==> 08-06 <==
==> flow/design.v <==
`timescale 1ns / 1ps
module booth(
    input clk,
    input load,
    input reset,
    input [31:0] M,  
    input [31:0] Q,  
    output reg [63:0] P,  
    output done           
    );
    reg signed [63:0] A;                
    reg signed [31:0] Q_temp;            
    reg signed [31:0] M_temp;            
    reg [4:0] Count;                       
    reg Q_minus_one;                     
    always @(posedge clk)
    begin
        if (reset == 1) 
        begin
            A = 64'b0;
            Q_minus_one = 0;
            P = 64'b0;
            Q_temp = 32'b0;
            M_temp = 32'b0;
            Count = 5'd16;
        end
        else if (load == 1)
        begin
            Q_temp = Q;
            M_temp = M;
            A = 64'b0;    
            Q_minus_one = 0;  
            Count = 5'd16;    
        end
        else if (Count > 5'd0)
        begin
            case ({Q_temp[1:0], Q_minus_one})
                3'b000, 3'b111:   
                    begin
                    end
                3'b001, 3'b010:   
                    begin
                        A = A + {{32{M_temp[31]}}, M_temp};
                    end
                3'b011:   
                    begin
                        A = A + ({{32{M_temp[31]}}, M_temp} << 1); 
                    end
                3'b100:   
                    begin
                        A = A - ({{32{M_temp[31]}}, M_temp} << 1); 
                    end
                3'b101, 3'b110:   
                    begin
                        A = A - {{32{M_temp[31]}}, M_temp}; 
                    end
            endcase
            Q_minus_one = Q_temp[1];
            Q_temp = {A[1:0], Q_temp[31:2]};   
            A = {A[63], A[63:2]};   
            Count = Count - 1'b1;
        end
        else
        begin
            Count = 5'b0;
        end
        P = {A[31:0], Q_temp};
    end
    assign done = (Count == 5'd0);
endmodule
==> flow/run.sh <==
#!/bin/bash
# the make line also repeats each setting of config.mk as NAME=value (left out here)
make -C /OpenROAD-flow-scripts/flow DESIGN_CONFIG=/design/flow/config.mk WORK_HOME=/design/flow/orfs CLKGATE_MAP_FILE= finish
==> flow/config.mk <==
export PLATFORM = sky130hd
export DESIGN_NAME = booth
export DESIGN_NICKNAME = booth
export VERILOG_FILES = /design/flow/design.v
export SDC_FILE = /design/flow/constraint.sdc
export NUM_CORES = 4
export LEC_CHECK = 0
export CAP_MARGIN = 0
export CORE_MARGIN = 2
export CORE_UTILIZATION = 70
export CTS_CLUSTER_SIZE = 89
export HOLD_SLACK_MARGIN = -0.09
export SETUP_SLACK_MARGIN = 0.9
export SLEW_MARGIN = 20
==> flow/constraint.sdc <==
create_clock -name core_clock -period 5.49 [get_ports {clk}]
set_input_delay 1.0980 -clock core_clock [delete_from_list [all_inputs] [get_ports {clk}]]
set_output_delay 1.0980 -clock core_clock [all_outputs]
set_load 0.01 [all_outputs]
==> 06-01 (differences from 08-06) <==
==> flow/config.mk (replaced) <==
export PLATFORM = sky130hd
export DESIGN_NAME = booth
export DESIGN_NICKNAME = booth
export VERILOG_FILES = /design/flow/design.v
export SDC_FILE = /design/flow/constraint.sdc
export NUM_CORES = 4
export LEC_CHECK = 0
export CAP_MARGIN = 5
export CORE_MARGIN = 2
export CORE_UTILIZATION = 40
export CTS_CLUSTER_SIZE = 88
export MIN_ROUTING_LAYER = met1
export PLACE_DENSITY_LB_ADDON = 0.05
export SETUP_SLACK_MARGIN = 0.08
export SLEW_MARGIN = 20
==> flow/constraint.sdc (replaced) <==
create_clock -name core_clock -period 7.9 [get_ports {clk}]
set_input_delay 1.5800 -clock core_clock [delete_from_list [all_inputs] [get_ports {clk}]]
set_output_delay 1.5800 -clock core_clock [all_outputs]
set_load 0.01 [all_outputs]
==> 07-27 (differences from 08-06) <==
==> flow/config.mk (replaced) <==
export PLATFORM = sky130hd
export DESIGN_NAME = booth
export DESIGN_NICKNAME = booth
export VERILOG_FILES = /design/flow/design.v
export SDC_FILE = /design/flow/constraint.sdc
export NUM_CORES = 4
export LEC_CHECK = 0
export ABC_AREA = 1
export CAP_MARGIN = 5
export CORE_MARGIN = 2
export CORE_UTILIZATION = 40
export CTS_CLUSTER_DIAMETER = 249
export CTS_CLUSTER_SIZE = 98
export MIN_ROUTING_LAYER = met1
export PLACE_DENSITY = 0.36
export SETUP_SLACK_MARGIN = 0.08
export SLEW_MARGIN = 20
export TNS_END_PERCENT = 30
==> flow/constraint.sdc (replaced) <==
create_clock -name core_clock -period 7.9 [get_ports {clk}]
set_input_delay 1.5800 -clock core_clock [delete_from_list [all_inputs] [get_ports {clk}]]
set_output_delay 1.5800 -clock core_clock [all_outputs]
set_load 0.01 [all_outputs]
==> results <==
metric	07-27	06-01	08-06
Post-place instance area	0.0210 mm2	0.0164 mm2	0.0163 mm2
Critical Path Start Type	flip-flop	flip-flop	-
Final min period	5.62 ns	6.38 ns	-
Drt first-iter violations	1,989	1,309	-
Reg2Reg Depth	22	22	-
Sequential logic power	783 uW	768 uW	-
Post-synthesis cell type with the largest combined area	nand2_1	dfxtp_1	dfxtp_1
Total wire length	85.1 mm	54.9 mm	-
Relative area of non-clock buffer cells in the final design	6.51%	8.45%	-
Multiplexer share	0%	2.58%	2.58%
Filler instances	5,494	3,908	-
Number of placement rows	80	71	53
Area taken by flip-flops and latches	0.00264 mm2	0.00264 mm2	-
Combinational cell power	1.03 mW	1.03 mW	-
Result of the run	no timing/DRC/antenna violations	no timing/DRC/antenna violations	did not finish
Failing step	-	-	global routing (5_1_grt)
Worst hold slack after final layout	0.443 ns	0.444 ns	-
Most used cell, CP	nand2_1	nand2_1	-
XOR/XNOR share of the synthesized area	1.53%	10.0%	10.0%
Placed wire-length estimate after detailed placement	70.2 mm	40.7 mm	37.6 mm
Reg-to-Reg End	A[54]	A[57]	-
Fraction of power spent switching nets	42.7%	39.6%	-
Post-synthesis cell type with the largest instance count	nand2_1	a21oi_1	a21oi_1
Total setup violations reported at the end of the flow	0	0	-
Buffers & Inverters on Critical Path	5	0	-

========
==> inputs of job 5570 <==
// booth: RTL as listed in full above, without the edits since
Settings: LEC_CHECK=0, ABC_AREA=0, CAP_MARGIN=40, CORE_MARGIN=2, CORE_UTILIZATION=72, CTS_CLUSTER_DIAMETER=391, CTS_CLUSTER_SIZE=98, PLACE_DENSITY=0.86, SLEW_MARGIN=20, TNS_END_PERCENT=15; clock period 4.39 ns.
run.sh (not shown) runs the stock make flow with config.mk's settings and CLKGATE_MAP_FILE=.
==> inputs of job 3659, as changes to job 5570 <==
==> flow/config.mk (replaced) <==
export PLATFORM = sky130hd
export DESIGN_NAME = booth
export DESIGN_NICKNAME = booth
export VERILOG_FILES = /design/flow/design.v
export SDC_FILE = /design/flow/constraint.sdc
export NUM_CORES = 4
export LEC_CHECK = 0
export CAP_MARGIN = 20
export CORE_ASPECT_RATIO = 0.5
export CORE_MARGIN = 2
export CORE_UTILIZATION = 42
export CTS_CLUSTER_DIAMETER = 183
export CTS_CLUSTER_SIZE = 98
export SLEW_MARGIN = 20
==> flow/constraint.sdc (replaced) <==
create_clock -name core_clock -period 10.0 [get_ports {clk}]
set_input_delay 2.0000 -clock core_clock [delete_from_list [all_inputs] [get_ports {clk}]]
set_output_delay 2.0000 -clock core_clock [all_outputs]
set_load 0.01 [all_outputs]
==> inputs of job 6439, as changes to job 5570 <==
==> flow/config.mk (replaced) <==
export PLATFORM = sky130hd
export DESIGN_NAME = booth
export DESIGN_NICKNAME = booth
export VERILOG_FILES = /design/flow/design.v
export SDC_FILE = /design/flow/constraint.sdc
export NUM_CORES = 4
export LEC_CHECK = 0
export CAP_MARGIN = 5
export CORE_MARGIN = 2
export CORE_UTILIZATION = 40
export CTS_CLUSTER_DIAMETER = 309
export CTS_CLUSTER_SIZE = 98
export MIN_ROUTING_LAYER = met1
export PLACE_DENSITY = 0.73
export SETUP_SLACK_MARGIN = 0.08
export SLEW_MARGIN = 20
export TNS_END_PERCENT = 30
==> flow/constraint.sdc (replaced) <==
create_clock -name core_clock -period 7.9 [get_ports {clk}]
set_input_delay 1.5800 -clock core_clock [delete_from_list [all_inputs] [get_ports {clk}]]
set_output_delay 1.5800 -clock core_clock [all_outputs]
set_load 0.01 [all_outputs]
==> results <==
Of job 6439 and job 3659, job 3659 has the higher register-to-register slack (gap 2100 ps).
Between job 3659 and job 6439, the lower non-clock buffer count is in job 3659 (gap 1).
Routed wire length: job 6439 is higher than job 3659 (about 2%).
Of job 6439 and job 3659, job 3659 has the higher fmax (gap 0.73%, measured against job 3659).
In sequential share of layout area, job 3659 and job 6439 hardly differ.
Against job 6439, the clock skew of job 3659 is lower by 8.6 ps.
Critical path depth is the same in job 3659 and job 6439.
Clock power: job 6439 is larger than job 3659 (23%).
Between job 3659 and job 6439, the lower utilization is in job 6439 (gap 2.2 points).
Worst hold slack: job 6439 is higher than job 3659 (2.7 ps).
Against job 6439, the first-iteration DRC count of job 3659 is higher by 1.0%.
Job 3659 finished with timing, DRC and antenna clean. Job 6439 went through all stages and came out clean. Job 5570 never finished: it broke off in 4_1_cts.

========
==> inputs of zinc <==
// booth: RTL as listed in full above, without the edits since
clock: 5.23 ns
lec_check: 0
cap_margin: 20
core_margin: 2
core_utilization: 72
cts_cluster_diameter: 199
cts_cluster_size: 95
slew_margin: 20
tns_end_percent: 15
==> lagoon (differences from zinc) <==
==> flow/config.mk (replaced) <==
export PLATFORM = sky130hd
export DESIGN_NAME = booth
export DESIGN_NICKNAME = booth
export VERILOG_FILES = /design/flow/design.v
export SDC_FILE = /design/flow/constraint.sdc
export NUM_CORES = 4
export LEC_CHECK = 0
export ABC_AREA = 1
export CAP_MARGIN = 5
export CELL_PAD_IN_SITES_DETAIL_PLACEMENT = 1
export CORE_MARGIN = 2
export CORE_UTILIZATION = 60
export CTS_CLUSTER_DIAMETER = 241
export CTS_CLUSTER_SIZE = 88
export MIN_ROUTING_LAYER = met1
export PLACE_DENSITY = 0.56
export SETUP_SLACK_MARGIN = 0.08
export SLEW_MARGIN = 20
export TNS_END_PERCENT = 15
==> flow/constraint.sdc (replaced) <==
create_clock -name core_clock -period 7.9 [get_ports {clk}]
set_input_delay 1.5800 -clock core_clock [delete_from_list [all_inputs] [get_ports {clk}]]
set_output_delay 1.5800 -clock core_clock [all_outputs]
set_load 0.01 [all_outputs]
==> qor summary <==
	lagoon	zinc
Share of cell area taken by muxes after synthesis	0%	2.58%
Post-synthesis sequential area ratio	13.6%	17.4%
Core Util at FP	61.3%	72.8%
Result of the run	did not finish	complete, but fails checks
Stage where the flow stopped	3_5_place_dp	-
Layout check failures	-	negative setup slack
Yosys simple share	45.9%	20.0%
Netlist area before placement	19400 µm²	15200 µm²
Count leader, synth	nand2_1	a21oi_1
Cell type contributing the most total cell area after synthesis	nand2_1	dfxtp_1
Parity-gate share of the synthesized area counting xor and xnor cells	1.53%	10.0%
Synth Area in Adders	8.44%	10.8%
Aoi share	12.5%	32.4%
Total cell area reported by yosys after synthesis	19400 µm²	15200 µm²
Syn Area/Cell	5.11 µm²	7.08 µm²
Area of the placeable core	31700 µm²	20800 µm²
Final GP Congestion	1.09	1.01
Share of Yosys cell area claimed by the top area cell type	28.4%	17.4%
Power and IR drop assume default switching activity.
